==> flow/design.v (excerpt) <==
module battle_ship(
      input wire clk,			 
      input wire clr,
      input wire btnU,
      input wire btnD,
      input wire btnR,
      input wire btnL,
      input wire sel,
	    input sw,
      output wire [2:0] red,	 
      output wire [2:0] green,   
      output wire [1:0] blue,	     
      output wire [3:0] an,
      output wire [7:0] seg,
      output wire hsync,		 
      output wire vsync			 
	);
	wire clock_4Hz = clk;
	wire clock_25Mhz = clk;
	wire turn;
	wire phase;
  wire finish;
	wire [27: 0] pships;
	wire [27: 0] cships;
  wire [27: 0] c_curr_guess;
  wire [27: 0] p_curr_guess;
	assign cships = 28'b1000000100010000000000010000;
	wire db_btnR;
	wire db_btnL;
	wire db_btnU;
	wire db_btnD;
	wire db_btnSel;
	wire db_btnRst;
	debouncer db_r(
    .clk (clock_4Hz),
		.rst (clr),
    .btn_in (btnR),
    .btn_out (db_btnR)
	);
	debouncer db_l(
		.clk (clock_4Hz),
		.rst (clr),
		.btn_in (btnL),
		.btn_out (db_btnL)
	);
	debouncer db_u(
		.clk (clock_4Hz),
		.rst (clr),
		.btn_in (btnU),
		.btn_out (db_btnU)
	);
	debouncer db_d(
		.clk (clock_4Hz),
		.rst (clr),
		.btn_in (btnD),
		.btn_out (db_btnD)
	);
	debouncer db_sel(
		.clk (clock_4Hz),
		.rst (clr),
		.btn_in (sel),
		.btn_out (db_btnSel)
	);
	assign db_btnRst = clr;
	wire [27:0] cguess;
  ...
Settings: LEC_CHECK=0, CAP_MARGIN=20, CORE_MARGIN=2, CORE_UTILIZATION=71, CTS_CLUSTER_SIZE=46, PLACE_DENSITY=0.65, SETUP_SLACK_MARGIN=1.67, SLEW_MARGIN=20; clock period 6.78 ns.
run.sh (not shown) runs the stock make flow with config.mk's settings and CLKGATE_MAP_FILE=.
The starting point went through all stages and came out clean.
Edit:
CORE_UTILIZATION = 66   (was 71)
CTS_CLUSTER_SIZE = default   (was 46)
PLACE_DENSITY = default   (was 0.65)
SETUP_SLACK_MARGIN = default   (was 1.67)
clock period = 3.43 ns   (was 6.78 ns; I/O delays follow)
Result: This time the run ran to the end with violations: setup timing. Setup slack degrades by 2.4 ns. Cell area went up by about 19%. Worst hold slack gets worse by 0.012 ns. Sequential share of layout area decreases by 4.8 points. Cell count rose by 14%. Clock power rose by about 80%. Routed wire length is higher by 19%. Register-to-register slack is worse by 2.4 ns. Clock skew went down by 0.014 ns.
Edit:
ABC_AREA = 1   (was default)
CORE_UTILIZATION = 72   (was 66)
clock period = 6.63 ns   (was 3.43 ns; I/O delays follow)
Effect:
- Now the flow ran to the end with no violations
- sequential power falls by 47%
- critical path depth rises by 13
- wire length falls by 29%
- die size falls by 8.2%
- final area falls by 14%
- clock-buffer cell count rises by 2
- area after synthesis barely changes
- setup slack is better by 1.1 ns
- non-clock buffer count falls by 300


try-fjord:
battle_ship again, from the RTL that the note above started with.
Design battle_ship, start of the top module:
module battle_ship(
      input wire clk,			 
      input wire clr,
      input wire btnU,
      input wire btnD,
      input wire btnR,
      input wire btnL,
      input wire sel,
	    input sw,
      output wire [2:0] red,	 
      output wire [2:0] green,   
      output wire [1:0] blue,	     
      output wire [3:0] an,
      output wire [7:0] seg,
      output wire hsync,		 
      output wire vsync			 
	);
export LEC_CHECK = 0
export CAP_MARGIN = 20
export CORE_ASPECT_RATIO = 0.73
export CORE_MARGIN = 2
export CORE_UTILIZATION = 58
export CTS_CLUSTER_SIZE = 61
export HOLD_SLACK_MARGIN = 0.3
export SETUP_SLACK_MARGIN = 1.41
export SLEW_MARGIN = 20
export TNS_END_PERCENT = 5
create_clock -name core_clock -period 5.77 [get_ports {clk}]
For try-pepper, these inputs were changed with respect to try-fjord:
- clearing CORE_ASPECT_RATIO, which used to be 0.73
- swapping 1.41 for 1.97 in SETUP_SLACK_MARGIN
- swapping 5.77 for 7.44 in the clock period (ns, I/O delays scaled along)
- On die height: between try-fjord and try-pepper, it ends up higher for try-pepper.
- Measured against try-fjord, the reported net switching power of try-pepper comes out at 0.78 times the reference value.
- try-fjord reports its highest-utilization routing layer at the global route stage as met1 while try-pepper reports met2.
- Of try-fjord and try-pepper, the run reporting the higher relative contribution of the clock network to total power was try-pepper.
- Row layout buffer count excluding clock buffers: try-pepper lower / try-fjord higher
- Of try-pepper and try-fjord, it is try-pepper that has the higher flop-to-flop setup slack.
- Diff try-fjord -> try-pepper: maximum cell stage delay along the critical path decreased by 0.02 ns relative to the old numbers; routed via count decreased by 45 relative to the old numbers; final net count decreased by 8 relative to the old numbers; logic depth of the worst register-to-register path decreased by 1 relative to the old numbers.
- The met2 track demand over resource in global routing of try-pepper is higher than that of try-fjord.
- Compared with try-fjord, floorplan die width in try-pepper decreased by more than 10%.
The inputs of try-lagoon differ from those of try-pepper as listed below.
- clearing TNS_END_PERCENT, which used to be 5
- clearing HOLD_SLACK_MARGIN, which used to be 0.3
- clearing CTS_CLUSTER_SIZE, which used to be 61
- swapping 58 for 27 in CORE_UTILIZATION
- clearing SETUP_SLACK_MARGIN, which used to be 1.97
- swapping 7.44 for 4.75 in the clock period (ns, I/O delays scaled along)
## What came out
Between try-pepper and try-lagoon, post-layout period usage of the worst path is higher for try-lagoon, try-pepper comes in under that. Between try-pepper and try-lagoon, setup slack decreased. Post-synthesis compound-gate area fraction essentially unchanged between try-lagoon and try-pepper. try-pepper → try-lagoon: met2 global-route usage went down, required time reported for the critical path endpoint saw a decrease. try-pepper reports its power group with the highest consumption as clock while try-lagoon reports sequential cells. Between try-pepper and try-lagoon, the area of the core is lower for try-pepper. Every stage of the flow completed for try-lagoon, and the final layout passed the timing, design-rule and antenna checks. Lower pin slew with the least headroom to its limit goes to try-lagoon over try-pepper. Looking at power, try-lagoon sits 1700 uW higher than try-pepper does. Summary — floorplan die height, try-lagoon relative to try-pepper: higher, by 72 um.
--- input diff try-lagoon..try-ember ---
- CTS_CLUSTER_SIZE now 46, previously not set
- CORE_UTILIZATION now 71, was 27
- the clock period (ns, I/O delays scaled along) now 7.26, was 4.75
Findings:
Compared with try-lagoon, in try-ember final instance area now sits lower, area added between synthesis and finish now sits lower, global-route usage now sits higher. In try-ember relative to try-lagoon, via count had gone up by a few percent. Number of standard cells in the layout, taps in and fillers out down 449 in try-ember wrt try-lagoon. Compared to try-lagoon, try-ember shows a wider setup margin. try-lagoon → try-ember: layout filler cell count decreased by 75% relative to the old numbers, post-detailed-routing wire length shows a reduction of 7.5%, clock network power share flat.
The following lists how try-violet was set up differently from try-ember:
- changing CORE_UTILIZATION from 71 to 63
- removing CTS_CLUSTER_SIZE (formerly 46)
- changing the clock period (ns, I/O delays scaled along) from 7.26 to 3.97
Findings:
Power went up by more than half going from try-ember to try-violet.
Between try-ember and try-violet, number of global-route vias before repair increased.
Any difference in clock-pin transition on the worst setup and hold timing paths between try-violet and try-ember is small enough to ignore.
Via count grows slightly when moving from try-ember to try-violet.
Global-route usage: try-violet < try-ember
Of try-ember and try-violet, try-ember shows the higher length of routed met3 wiring, with try-violet below it.
Looking at fraction of the cycle the final worst path needs, try-violet sits 32 points higher than try-ember does.
Summary of the comparison: met3 routing resource usage after global routing is lower in try-violet, relative to try-ember.
The finished layout cell area number comes out lower for try-ember vs try-violet.
Looking at share of cell area taken by flip-flops and latches, try-violet sits 1.8 points below try-ember.
Power figures rest on the tool's default switching activity, not on a simulated workload.
